==> 11-18: inputs <==
Design ALU_STAGE, start of the top module:
module ALU_STAGE (
  input clock_in,
  input [31:0] a_in,
  input [31:0] b_in,
  input [3:0] uop_in,
  output [31:0] result_out
);
==> flow/config.mk <==
export PLATFORM = sky130hd
export DESIGN_NAME = ALU_STAGE
export DESIGN_NICKNAME = ALU_STAGE
export VERILOG_FILES = /design/flow/design.v
export SDC_FILE = /design/flow/constraint.sdc
export NUM_CORES = 4
export LEC_CHECK = 0
export ABC_AREA = 0
export CAP_MARGIN = 35
export CORE_MARGIN = 2
export CORE_UTILIZATION = 61
export HOLD_SLACK_MARGIN = 0.3
export MIN_ROUTING_LAYER = met1
export SETUP_SLACK_MARGIN = -0.13
export SLEW_MARGIN = 20
export TNS_END_PERCENT = 45
==> flow/constraint.sdc <==
create_clock -name core_clock -period 2.14 [get_ports {clock_in}]
set_input_delay 0.4280 -clock core_clock [delete_from_list [all_inputs] [get_ports {clock_in}]]
set_output_delay 0.4280 -clock core_clock [all_outputs]
set_load 0.01 [all_outputs]
run.sh (not shown) runs the stock make flow with config.mk's settings and CLKGATE_MAP_FILE=.
==> inputs of 04-23, as changes to 11-18 <==
==> flow/config.mk (replaced) <==
export PLATFORM = sky130hd
export DESIGN_NAME = ALU_STAGE
export DESIGN_NICKNAME = ALU_STAGE
export VERILOG_FILES = /design/flow/design.v
export SDC_FILE = /design/flow/constraint.sdc
export NUM_CORES = 4
export LEC_CHECK = 0
export CAP_MARGIN = 20
export CORE_MARGIN = 2
export CORE_UTILIZATION = 65
export CTS_CLUSTER_DIAMETER = 27
export SLEW_MARGIN = 20
==> flow/constraint.sdc (replaced) <==
create_clock -name core_clock -period 3.12 [get_ports {clock_in}]
set_input_delay 0.6240 -clock core_clock [delete_from_list [all_inputs] [get_ports {clock_in}]]
set_output_delay 0.6240 -clock core_clock [all_outputs]
set_load 0.01 [all_outputs]
==> inputs of 04-10, as changes to 11-18 <==
==> flow/config.mk (replaced) <==
export PLATFORM = sky130hd
export DESIGN_NAME = ALU_STAGE
export DESIGN_NICKNAME = ALU_STAGE
export VERILOG_FILES = /design/flow/design.v
export SDC_FILE = /design/flow/constraint.sdc
export NUM_CORES = 4
export LEC_CHECK = 0
export CAP_MARGIN = 20
export CORE_MARGIN = 2
export CORE_UTILIZATION = 65
export CTS_CLUSTER_DIAMETER = 28
export CTS_CLUSTER_SIZE = 72
export SLEW_MARGIN = 20
==> flow/constraint.sdc (replaced) <==
create_clock -name core_clock -period 3.1 [get_ports {clock_in}]
set_input_delay 0.6200 -clock core_clock [delete_from_list [all_inputs] [get_ports {clock_in}]]
set_output_delay 0.6200 -clock core_clock [all_outputs]
set_load 0.01 [all_outputs]
==> comparison table <==
item	11-18	04-23	04-10
DRC violations left	-	0	0
Final-stage net count	-	1755	1779
CTS Buffer Depth	-	2	2
Post-CTS setup buffer count	-	1	2
Initial standard-cell utilization of the core	0.625	0.659	0.659
Diode count	-	2	0
R2R Setup Slk	-	-0.06 ns	-0.04 ns
Std-Cell Core Area	17300 sq um	16400 sq um	16400 sq um
Status	stopped before the end	failed layout checks	failed layout checks
Stage where the flow stopped	4_1_cts	-	-
Violated checks	-	setup timing	setup timing
Number of failing setup endpoints in the final timing report	-	2	2
Cell Count, Final, Fillers Out	-	1812	1834
Die span in x	137 um	133 um	133 um
Class of the most critical setup path	-	flip-flop to flip-flop	flip-flop to flip-flop
Highest Clock Rate	-	314 MHz	318 MHz
Worst setup skew after layout	-	0.0135 ns	0.00777 ns
Setup repair after global routing missed its margin	-	yes	yes
Final Worst Setup Slack	-	-0.0604 ns	-0.0417 ns

==> inputs of willow <==
==> flow/design.v <==
module ALU_STAGE (
  input clock_in,
  input [31:0] a_in,
  input [31:0] b_in,
  input [3:0] uop_in,
  output [31:0] result_out
);
reg [31:0] a_q;
reg [31:0] b_q;
reg [3:0] uop_q;
reg [31:0] result_q;
wire [31:0] alu_result;
ALU #(.DATA_WIDTH(32)) alu0 (
  .a_data_in(a_q),
  .b_data_in(b_q),
  .uop_in(uop_q),
  .result_out(alu_result)
);
always @(posedge clock_in) begin
  a_q <= a_in;
  b_q <= b_in;
  uop_q <= uop_in;
  result_q <= alu_result;
end
assign result_out = result_q;
endmodule

module ALU
  #(parameter DATA_WIDTH = 32)(
    input [DATA_WIDTH-1:0]  a_data_in,  
    input [DATA_WIDTH-1:0]  b_data_in,  
    input [3:0]             uop_in,
    output reg [DATA_WIDTH-1:0] result_out
);
always@(*) begin
  case(uop_in)
    4'b0000: result_out = a_data_in + b_data_in;
    4'b0001: result_out = a_data_in - b_data_in;
    4'b0010: result_out = a_data_in|b_data_in;
    4'b0011: result_out = a_data_in&b_data_in;
    4'b0100: result_out = a_data_in^b_data_in;
    4'b1000: result_out = a_data_in;
    4'b1001: result_out = b_data_in;
    4'b1010: result_out = ($signed(a_data_in)<$signed(b_data_in))?32'd1:32'd0;
    4'b1011: result_out = (a_data_in<b_data_in)?32'd1:32'd0;
    4'b1101: result_out = $signed(a_data_in) >>> b_data_in[4:0];
    4'b1110: result_out = a_data_in >> b_data_in[4:0];
    4'b1111: result_out = a_data_in << b_data_in[4:0];
    default: result_out = 32'h00000000;
  endcase
end
endmodule
==> flow/run.sh <==
#!/bin/bash
# the make line also repeats each setting of config.mk as NAME=value (left out here)
make -C /OpenROAD-flow-scripts/flow DESIGN_CONFIG=/design/flow/config.mk WORK_HOME=/design/flow/orfs CLKGATE_MAP_FILE= finish
==> flow/config.mk <==
export PLATFORM = sky130hd
export DESIGN_NAME = ALU_STAGE
export DESIGN_NICKNAME = ALU_STAGE
export VERILOG_FILES = /design/flow/design.v
export SDC_FILE = /design/flow/constraint.sdc
export NUM_CORES = 4
export LEC_CHECK = 0
export CAP_MARGIN = 10
export CELL_PAD_IN_SITES_GLOBAL_PLACEMENT = 3
export CORE_MARGIN = 7
export CORE_UTILIZATION = 40
export CTS_CLUSTER_SIZE = 58
export MIN_ROUTING_LAYER = met2
export SETUP_SLACK_MARGIN = -0.2
export SLEW_MARGIN = 20
export TNS_END_PERCENT = 75
==> flow/constraint.sdc <==
create_clock -name core_clock -period 5.5 [get_ports {clock_in}]
set_input_delay 1.1000 -clock core_clock [delete_from_list [all_inputs] [get_ports {clock_in}]]
set_output_delay 1.1000 -clock core_clock [all_outputs]
set_load 0.01 [all_outputs]
==> yarrow: changes against willow <==
CAP_MARGIN = 20   (was 10)
CELL_PAD_IN_SITES_GLOBAL_PLACEMENT = not set   (was 3)
CORE_MARGIN = 2   (was 7)
CORE_UTILIZATION = 70   (was 40)
CTS_CLUSTER_DIAMETER = 27   (was not set)
CTS_CLUSTER_SIZE = 37   (was 58)
HOLD_SLACK_MARGIN = 0.29   (was not set)
MIN_ROUTING_LAYER = not set   (was met2)
SETUP_SLACK_MARGIN = 0.87   (was -0.2)
TNS_END_PERCENT = not set   (was 75)
==> flow/constraint.sdc (replaced) <==
create_clock -name core_clock -period 3.12 [get_ports {clock_in}]
set_input_delay 0.6240 -clock core_clock [delete_from_list [all_inputs] [get_ports {clock_in}]]
set_output_delay 0.6240 -clock core_clock [all_outputs]
set_load 0.01 [all_outputs]
==> quartz: changes against willow <==
ABC_AREA = 0   (was not set)
CAP_MARGIN = 35   (was 10)
CELL_PAD_IN_SITES_GLOBAL_PLACEMENT = not set   (was 3)
CORE_MARGIN = 2   (was 7)
CORE_UTILIZATION = 72   (was 40)
CTS_CLUSTER_SIZE = not set   (was 58)
MIN_ROUTING_LAYER = met1   (was met2)
SETUP_SLACK_MARGIN = -0.01   (was -0.2)
TNS_END_PERCENT = 45   (was 75)
==> flow/constraint.sdc (replaced) <==
create_clock -name core_clock -period 1.37 [get_ports {clock_in}]
set_input_delay 0.2740 -clock core_clock [delete_from_list [all_inputs] [get_ports {clock_in}]]
set_output_delay 0.2740 -clock core_clock [all_outputs]
set_load 0.01 [all_outputs]
==> results <==
quartz failed in 3_5_place_dp. willow completed without violations. yarrow aborted during 5_1_grt.
Die size: quartz < yarrow < willow.
In synthesized cell count, quartz and yarrow do not differ.
In synthesized area, yarrow and willow do not differ.
==> figures <==
item                                                                  yarrow          willow                     quartz
Clock root buffer                                                  clkbuf_16       clkbuf_16                          -
GP Congestion                                                           1.16            1.05                       1.25
# hold bufs at CTS                                                         0               0                          -
Cell accounting for the most synthesized area                        dfxtp_1         dfxtp_1                    dfxtp_1
Die X-Extent                                                          128 um          178 um                     127 um
Sequential cell area fraction in the yosys report                      0.185           0.185                      0.185
# placed instances                                                      1757            1792                          -
Core region area                                                   15100 um2       26700 um2                  14600 um2
Overall chip area                                                  16500 um2       31800 um2                  16000 um2
Sinks on Clock Net                                                       100             100                          -
Pre-CTS setup slack                                                -0.162 ns         1.51 ns                          -
Clock Tree Buf Depth                                                       2               2                          -
Post-placement cell area                                           12900 um2       12100 um2                          -
Post-CTS setup buffers                                                    36               0                          -
HPWL after detailed placement                                       31600 um        35900 um                          -
Result of the run                                  aborted with a tool error  finished clean  aborted with a tool error
Last stage reached                                                   5_1_grt               -               3_5_place_dp
Std cell rows                                                             45              60                         44
Cts bufs inserted                                                          9               9                          -
Post-cts gate resize count                                               191               0                          -
Die span in y                                                         128 um          178 um                     127 um
Initial cell density of the core                                       0.714           0.405                      0.741
H-tree levels                                                              3               3                          -
